==> 07-19: inputs <==
==> flow/design.v (excerpt) <==
module pcie_pio_ctrl (
  input          clk,
  input          reset,
  input          tvalid,
  input  [63:0]  tdata,
  output         tready,
  input  [7:0]   tstrb,
  input  [21:0]  tuser,
  input          tlast,
  output [7:0]   cfg_addr,
  output [31:0]  cfg_wr_data,
  output         cfg_rd_cmd,
  output         cfg_wr_cmd,
  input  [31:0]  cfg_rd_data,
  input          cfg_valid,
  output         fifo0_wr_cmd,
  output [131:0] fifo0_wr_data,
  input          fifo0_empty_flag,
  input          fifo0_full_flag,
  input          fifo0_prog_full_flag,
  input          fifo1_full_flag,
  input          fifo1_empty_flag,
  output         fifo1_rd_cmd,
  input  [131:0] fifo1_rd_data,
  input  [7:0]   cfg_bus_number,
  input  [4:0]   cfg_device_number,
  input  [2:0]   cfg_function_number,
  input          lnk_up,
  input          cfg_to_turnoff,
  output         cfg_to_turnoff_ok,
  output         tx_tvalid,
  output [63:0]  tx_tdata,
  input          tx_tready,
  output [7:0]   tx_tstrb,
  output         tx_tlast
);
clock: 10.0 ns
lec_check: 0
cap_margin: 30
core_margin: 2
core_utilization: 40
hold_slack_margin: 0.04
slew_margin: 20
run.sh (not shown) runs the stock make flow with config.mk's settings and CLKGATE_MAP_FILE=.
==> 01-17: changes against 07-19 <==
Settings changed: CAP_MARGIN 30 to 20, CORE_UTILIZATION 40 to 72, CTS_CLUSTER_DIAMETER set to 400, HOLD_SLACK_MARGIN 0.04 to not set, SETUP_SLACK_MARGIN set to 0.44.
==> flow/constraint.sdc (replaced) <==
create_clock -name core_clock -period 2.81 [get_ports {clk}]
set_input_delay 0.5620 -clock core_clock [delete_from_list [all_inputs] [get_ports {clk}]]
set_output_delay 0.5620 -clock core_clock [all_outputs]
set_load 0.01 [all_outputs]
==> 01-13: changes against 07-19 <==
Settings changed: ABC_AREA set to 1, CAP_MARGIN 30 to 20, CORE_UTILIZATION 40 to 70, HOLD_SLACK_MARGIN 0.04 to not set.
==> flow/constraint.sdc (replaced) <==
create_clock -name core_clock -period 13.2 [get_ports {clk}]
set_input_delay 2.6400 -clock core_clock [delete_from_list [all_inputs] [get_ports {clk}]]
set_output_delay 2.6400 -clock core_clock [all_outputs]
set_load 0.01 [all_outputs]
==> run summary <==
Results of the implementation run.

The area of the core region is around 150000 um2. The cell area after synthesis is 60300 um2. After the first detailed-routing iteration, the DRC count stood at roughly 4300. The signed area change from the synthesized netlist to the final layout is 19.8%.

The flow ran to the end and the layout has no timing, DRC or antenna violations. The most used standard cell by instance count after synthesis is sky130_fd_sc_hd__edfxtp_1. Per the layout area report, the register area comes to 37200 um2. The chip width came out at between 300 and 400 um. The required time of the worst setup path is approximately 11 ns.

The number of antenna violations at the first check in global routing was 11. Per the layout report, the design carries ~13000 filler cells.
the above is filed under 07-19

==> run summary <==
Results of the implementation run.

Per the log, the first TritonRoute iteration ended with a DRC count of between 8000 and 9000. The flow ran to the end and the layout has no timing, DRC or antenna violations. The signed area change from the synthesized netlist to the final layout came out at 21.4%. The number of antenna violations at the first check in global routing was 18. The detail-routed via count per cell is 7.28.

CTS added clock buffers totalling ~140. The required time of the worst setup path is approximately 3.5 ns. The area used by sequential logic in the layout is about 37000 um2. The area of the core region is roughly 83000 um2. The wire length of the first global-routing pass came out at 294000 um.

The final layout report lists a filler cell count of about 3600. Overall routing resource usage recorded by global route was 46.1%. According to the floorplan report, the die width is slightly below 300 um. The cell area after synthesis came out at 60300 um2.

The average routed wire per standard cell came out at about 32 um.
the above is filed under 01-17

==> run summary <==
Results of the implementation run.

The run finished with no timing, DRC or antenna violations. The simple-gate portion of the synthesized area is between 10% and 20%. The xor/xnor share of the synthesized area is less than 1%. The power share of the sequential group is between 50% and 60%. The signed area change from the synthesized netlist to the final layout is 16.4%. The path type of the worst setup path is primary input to flip-flop. The global router reports that the layer with the highest usage is met2. Summing the areas of all fa, ha and maj instances in the mapped netlist gives 0.161% of the synthesized area. The power consumed by combinational cells is approximately 0.37 mW. The required time of the worst setup path is around 14 ns.

The area used by sequential logic in the layout is around 37000 um2. The cell area that synthesis handed to floorplanning was about 62000 um2. Looking at the gate-level netlist, the highest instance count belongs to sky130_fd_sc_hd__nand2_1. After filler insertion, the fill cell instance count of the layout stands at 5478. The number of antenna violations at the first check in global routing came out at 25. The placed instance area came out at between 60000 and 70000 um2.
the above is filed under 01-13


==> juniper <==
Starting RTL as in the previous note.
==> flow/design.v (excerpt) <==
module pcie_pio_ctrl (
  input          clk,
  input          reset,
  input          tvalid,
  input  [63:0]  tdata,
  output         tready,
  input  [7:0]   tstrb,
  input  [21:0]  tuser,
  input          tlast,
  output [7:0]   cfg_addr,
  output [31:0]  cfg_wr_data,
  output         cfg_rd_cmd,
  output         cfg_wr_cmd,
  input  [31:0]  cfg_rd_data,
  input          cfg_valid,
  output         fifo0_wr_cmd,
  output [131:0] fifo0_wr_data,
  input          fifo0_empty_flag,
  input          fifo0_full_flag,
  input          fifo0_prog_full_flag,
  input          fifo1_full_flag,
  input          fifo1_empty_flag,
  output         fifo1_rd_cmd,
  input  [131:0] fifo1_rd_data,
  input  [7:0]   cfg_bus_number,
  input  [4:0]   cfg_device_number,
  input  [2:0]   cfg_function_number,
  input          lnk_up,
  input          cfg_to_turnoff,
  output         cfg_to_turnoff_ok,
  output         tx_tvalid,
  output [63:0]  tx_tdata,
  input          tx_tready,
  output [7:0]   tx_tstrb,
  output         tx_tlast
);
==> flow/config.mk <==
export PLATFORM = sky130hd
export DESIGN_NAME = pcie_pio_ctrl
export DESIGN_NICKNAME = pcie_pio_ctrl
export VERILOG_FILES = /design/flow/design.v
export SDC_FILE = /design/flow/constraint.sdc
export NUM_CORES = 4
export LEC_CHECK = 0
export ABC_AREA = 0
export CAP_MARGIN = 20
export CELL_PAD_IN_SITES_DETAIL_PLACEMENT = 0
export CORE_ASPECT_RATIO = 1.67
export CORE_MARGIN = 2
export CORE_UTILIZATION = 72
export CTS_CLUSTER_DIAMETER = 66
export GPL_TIMING_DRIVEN = 1
export HOLD_SLACK_MARGIN = 0.29
export SETUP_SLACK_MARGIN = 0.69
export SLEW_MARGIN = 20
export TNS_END_PERCENT = 90
==> flow/constraint.sdc <==
create_clock -name core_clock -period 2.87 [get_ports {clk}]
set_input_delay 0.5740 -clock core_clock [delete_from_list [all_inputs] [get_ports {clk}]]
set_output_delay 0.5740 -clock core_clock [all_outputs]
set_load 0.01 [all_outputs]
==> inputs of tundra, as changes to juniper <==
--- a/flow/config.mk
+++ b/flow/config.mk
@@ -13,6 +13,5 @@
 export CORE_UTILIZATION = 72
-export CTS_CLUSTER_DIAMETER = 66
 export GPL_TIMING_DRIVEN = 1
-export HOLD_SLACK_MARGIN = 0.29
-export SETUP_SLACK_MARGIN = 0.69
+export PLACE_DENSITY_LB_ADDON = 0.0
+export SETUP_SLACK_MARGIN = 2.21
 export SLEW_MARGIN = 20
==> flow/constraint.sdc (replaced) <==
create_clock -name core_clock -period 7.44 [get_ports {clk}]
set_input_delay 1.4880 -clock core_clock [delete_from_list [all_inputs] [get_ports {clk}]]
set_output_delay 1.4880 -clock core_clock [all_outputs]
set_load 0.01 [all_outputs]
==> impl_metrics.ini <==
; yosys + openroad results
[setup_path]
slowest_stage = o21ai_2

[outcome]
status = complete, no violations

[final_timing]
setup_ws_ns = 2.79

[placed_design]
placed_cell_area_mm2 = 0.0659

[finish]
design_area_mm2 = 0.0699
-- figures above: tundra

==> impl_metrics.ini <==
; yosys + openroad results
[outcome]
status = finished with violations
failed_layout_checks = negative setup slack

[final_timing]
setup_viol = 2
setup_ws_ns = -0.213
-- figures above: juniper


==> inputs of zinc <==
pcie_pio_ctrl again, from the RTL that the note above started with.
==> flow/config.mk <==
export PLATFORM = sky130hd
export DESIGN_NAME = pcie_pio_ctrl
export DESIGN_NICKNAME = pcie_pio_ctrl
export VERILOG_FILES = /design/flow/design.v
export SDC_FILE = /design/flow/constraint.sdc
export NUM_CORES = 4
export LEC_CHECK = 0
export ABC_AREA = 0
export CAP_MARGIN = 20
export CELL_PAD_IN_SITES_DETAIL_PLACEMENT = 0
export CORE_ASPECT_RATIO = 0.91
export CORE_MARGIN = 2
export CORE_UTILIZATION = 70
export CTS_CLUSTER_DIAMETER = 57
export CTS_CLUSTER_SIZE = 41
export GPL_TIMING_DRIVEN = 1
export PLACE_DENSITY = 0.63
export SETUP_SLACK_MARGIN = 0.72
export SLEW_MARGIN = 20
export TNS_END_PERCENT = 90
==> flow/constraint.sdc <==
create_clock -name core_clock -period 2.84 [get_ports {clk}]
set_input_delay 0.5680 -clock core_clock [delete_from_list [all_inputs] [get_ports {clk}]]
set_output_delay 0.5680 -clock core_clock [all_outputs]
set_load 0.01 [all_outputs]
==> lagoon (differences from zinc) <==
ABC_AREA = not set   (was 0)
CELL_PAD_IN_SITES_DETAIL_PLACEMENT = not set   (was 0)
CORE_ASPECT_RATIO = not set   (was 0.91)
CORE_UTILIZATION = 40   (was 70)
CTS_CLUSTER_DIAMETER = not set   (was 57)
CTS_CLUSTER_SIZE = 35   (was 41)
GPL_TIMING_DRIVEN = not set   (was 1)
PLACE_DENSITY = not set   (was 0.63)
SETUP_SLACK_MARGIN = not set   (was 0.72)
TNS_END_PERCENT = not set   (was 90)
==> flow/constraint.sdc (replaced) <==
create_clock -name core_clock -period 4.38 [get_ports {clk}]
set_input_delay 0.8760 -clock core_clock [delete_from_list [all_inputs] [get_ports {clk}]]
set_output_delay 0.8760 -clock core_clock [all_outputs]
set_load 0.01 [all_outputs]
==> maple (differences from zinc) <==
ABC_AREA = 1   (was 0)
CELL_PAD_IN_SITES_DETAIL_PLACEMENT = not set   (was 0)
CORE_ASPECT_RATIO = not set   (was 0.91)
CORE_UTILIZATION = 69   (was 70)
CTS_CLUSTER_DIAMETER = not set   (was 57)
CTS_CLUSTER_SIZE = not set   (was 41)
GPL_TIMING_DRIVEN = not set   (was 1)
PLACE_DENSITY = not set   (was 0.63)
SETUP_SLACK_MARGIN = 0.8   (was 0.72)
TNS_END_PERCENT = not set   (was 90)
==> flow/constraint.sdc (replaced) <==
create_clock -name core_clock -period 3.07 [get_ports {clk}]
set_input_delay 0.6140 -clock core_clock [delete_from_list [all_inputs] [get_ports {clk}]]
set_output_delay 0.6140 -clock core_clock [all_outputs]
set_load 0.01 [all_outputs]
==> notes <==
- Synthesized cell count is the same in lagoon and zinc.
- The lowest critical path depth belongs to lagoon, the highest to maple.
- The lowest combinational power belongs to lagoon, the highest to maple.
- The highest power belongs to zinc, the lowest to lagoon.
- Against lagoon, the sequential share of layout area of maple is lower by 0.86 points.
- Routed wire length, highest first: zinc, maple, lagoon.
- The highest design area belongs to zinc, the lowest to lagoon.
==> figures <==
|  | maple | lagoon | zinc |
|---|---|---|---|
| Placeable Area | 89,600 um2 | 150,000 um2 | 85,300 um2 |
| Detail Route met3 WL | 23,600 um | 14,000 um | 32,400 um |
| Tool warnings | 70 | 59 | 76 |
| Post-route setup slack | 769 ps | 1230 ps | 315 ps |
| Status | complete, no violations | complete, no violations | complete, no violations |
| Mux cell area share after synthesis | 0% | 7.31% | 7.31% |
| Post-route insts no fill | 8,677 | 7,557 | 6,818 |
| Dominant cell by count in the synthesized netlist | sky130_fd_sc_hd__nand2_1 | sky130_fd_sc_hd__edfxtp_1 | sky130_fd_sc_hd__edfxtp_1 |
| Floorplan net count | 7,307 | 5,346 | 5,346 |
| Number of global-route vias before repair | 51,445 | 41,276 | 45,369 |
| Number of buffers added by the clock tree synthesis step | 142 | 152 | 94 |
| Number of placed instances with taps included | 8,350 | 7,266 | 6,459 |
| Data arrival time of the critical path | 2870 ps | 3830 ps | 3100 ps |
| Critical path required time | 3640 ps | 5070 ps | 3410 ps |
| Worst Setup SP | u_enc.counter[1] | u_enc.state_reg[6] | - |

==> inputs of run P <==
pcie_pio_ctrl again, from the RTL that the note above started with.
make LEC_CHECK=0 ABC_AREA=1 CAP_MARGIN=30 CELL_PAD_IN_SITES_DETAIL_PLACEMENT=0 CORE_ASPECT_RATIO=0.51 CORE_MARGIN=9 CORE_UTILIZATION=36 CTS_CLUSTER_SIZE=97 GPL_ROUTABILITY_DRIVEN=0 GPL_TIMING_DRIVEN=1 HOLD_SLACK_MARGIN=-0.08 PLACE_DENSITY_LB_ADDON=0.27 SLEW_MARGIN=20 TNS_END_PERCENT=90 finish   # period 5.67 ns
==> inputs of run A, as changes to run P <==
ABC_AREA = 0   (was 1)
CAP_MARGIN = 20   (was 30)
CORE_ASPECT_RATIO = 0.91   (was 0.51)
CORE_MARGIN = 2   (was 9)
CORE_UTILIZATION = 64   (was 36)
CTS_CLUSTER_SIZE = unset   (was 97)
GPL_ROUTABILITY_DRIVEN = unset   (was 0)
HOLD_SLACK_MARGIN = unset   (was -0.08)
PLACE_DENSITY = 0.63   (was unset)
PLACE_DENSITY_LB_ADDON = unset   (was 0.27)
SETUP_SLACK_MARGIN = 0.72   (was unset)
==> flow/constraint.sdc (replaced) <==
create_clock -name core_clock -period 2.84 [get_ports {clk}]
set_input_delay 0.5680 -clock core_clock [delete_from_list [all_inputs] [get_ports {clk}]]
set_output_delay 0.5680 -clock core_clock [all_outputs]
set_load 0.01 [all_outputs]
==> inputs of run F, as changes to run P <==
ABC_AREA = unset   (was 1)
CAP_MARGIN = 20   (was 30)
CELL_PAD_IN_SITES_DETAIL_PLACEMENT = unset   (was 0)
CORE_ASPECT_RATIO = unset   (was 0.51)
CORE_MARGIN = 2   (was 9)
CORE_UTILIZATION = 59   (was 36)
CTS_CLUSTER_SIZE = unset   (was 97)
GPL_ROUTABILITY_DRIVEN = unset   (was 0)
GPL_TIMING_DRIVEN = unset   (was 1)
HOLD_SLACK_MARGIN = unset   (was -0.08)
PLACE_DENSITY_LB_ADDON = unset   (was 0.27)
TNS_END_PERCENT = unset   (was 90)
==> flow/constraint.sdc (replaced) <==
create_clock -name core_clock -period 4.52 [get_ports {clk}]
set_input_delay 0.9040 -clock core_clock [delete_from_list [all_inputs] [get_ports {clk}]]
set_output_delay 0.9040 -clock core_clock [all_outputs]
set_load 0.01 [all_outputs]
==> comparison table <==
| item | run F | run A | run P |
|---|---|---|---|
| Syn nets | 5346 | 5346 | 7307 |
| Setup repair bufs after CTS | 0 | 90 | 0 |
| Status | no timing/DRC/antenna violations | no timing/DRC/antenna violations | no timing/DRC/antenna violations |
| Highest clock rate | 322 MHz | 406 MHz | 264 MHz |
| Crit Path Max Fanout | 56 | 6 | 20 |
| Total via count in the routed design | 42.9k | 47.0k | 53.3k |
| Destination of the worst hold path | u_dec.tenc_attr[0]$_SDFFE_PP0P_ | u_enc.tx_tdata[57]$_SDFFE_PP0P_ | u_a4ls.rfwrdata[17]$_SDFFE_PP0P_ |
| And+or+nand+nor area frac | 16.2% | 16.2% | 19.1% |
| # Cells Yosys | 5051 | 5051 | 7012 |
| Tally of OpenROAD warnings | 61 | 66 | 76 |
| Number of cells on the critical path | 7 | 10 | 11 |
| Total inserted antenna cells | 16 | 13 | 6 |
| First-pass iteration count of the detailed router | 7 | 9 | 6 |

==> 08-21 <==
pcie_pio_ctrl again, from the RTL that the note above started with.
clock: 5.61 ns
lec_check: 0
abc_area: 0
cap_margin: 20
cell_pad_in_sites_detail_placement: 1
core_aspect_ratio: 1.36
core_margin: 2
core_utilization: 28
gpl_routability_driven: 1
place_density: 0.55
slew_margin: 20
==> 09-23 (differences from 08-21) <==
- ABC_AREA: 0 -> unset
- CELL_PAD_IN_SITES_DETAIL_PLACEMENT: 1 -> unset
- CORE_ASPECT_RATIO: 1.36 -> unset
- CORE_UTILIZATION: 28 -> 19
- GPL_ROUTABILITY_DRIVEN: 1 -> unset
- PLACE_DENSITY: 0.55 -> unset
==> flow/constraint.sdc (replaced) <==
create_clock -name core_clock -period 13.2 [get_ports {clk}]
set_input_delay 2.6400 -clock core_clock [delete_from_list [all_inputs] [get_ports {clk}]]
set_output_delay 2.6400 -clock core_clock [all_outputs]
set_load 0.01 [all_outputs]
==> 02-18 (differences from 08-21) <==
- ABC_AREA: 0 -> unset
- CELL_PAD_IN_SITES_DETAIL_PLACEMENT: 1 -> unset
- CORE_ASPECT_RATIO: 1.36 -> unset
- CORE_UTILIZATION: 28 -> 72
- GPL_ROUTABILITY_DRIVEN: 1 -> unset
- PLACE_DENSITY: 0.55 -> unset
- SETUP_SLACK_MARGIN: unset -> -0.16
==> flow/constraint.sdc (replaced) <==
create_clock -name core_clock -period 3.06 [get_ports {clk}]
set_input_delay 0.6120 -clock core_clock [delete_from_list [all_inputs] [get_ports {clk}]]
set_output_delay 0.6120 -clock core_clock [all_outputs]
set_load 0.01 [all_outputs]
==> comparison <==
- In synthesized cell count, 02-18 and 09-23 do not differ.
- Flip-flop count is the same in 02-18 and 08-21.
- Of 02-18 and 08-21, 08-21 has the higher register-to-register slack (gap 1500 ps).
- Die area: 02-18 < 08-21 < 09-23.
- 02-18 finished clean. 08-21 finished clean. 09-23 completed with no timing, DRC or antenna violations.
==> figures <==
	08-21	09-23	02-18
Logic pwr share	3.2%	3.4%	3.3%
Width of the die	402 um	567 um	293 um
Outcome	no timing/DRC/antenna violations	no timing/DRC/antenna violations	no timing/DRC/antenna violations
Met1 Track Usage GR	23.5%	17.1%	53.6%
Row cnt	198	206	106
Master of the slowest instance on the critical path	nand2b_2	nand2_2	or4_4
Clock transition at the register clock pins on the worst setup and hold paths after CTS	60 ps	70 ps	60 ps
Flop2flop setup slack	1720 ps	9370 ps	210 ps
Global Route met3 Usage	2.85%	2.20%	8.36%
Number of placed cells counting well taps	8018	9352	6363
Power is estimated from default activity; no workload was simulated.
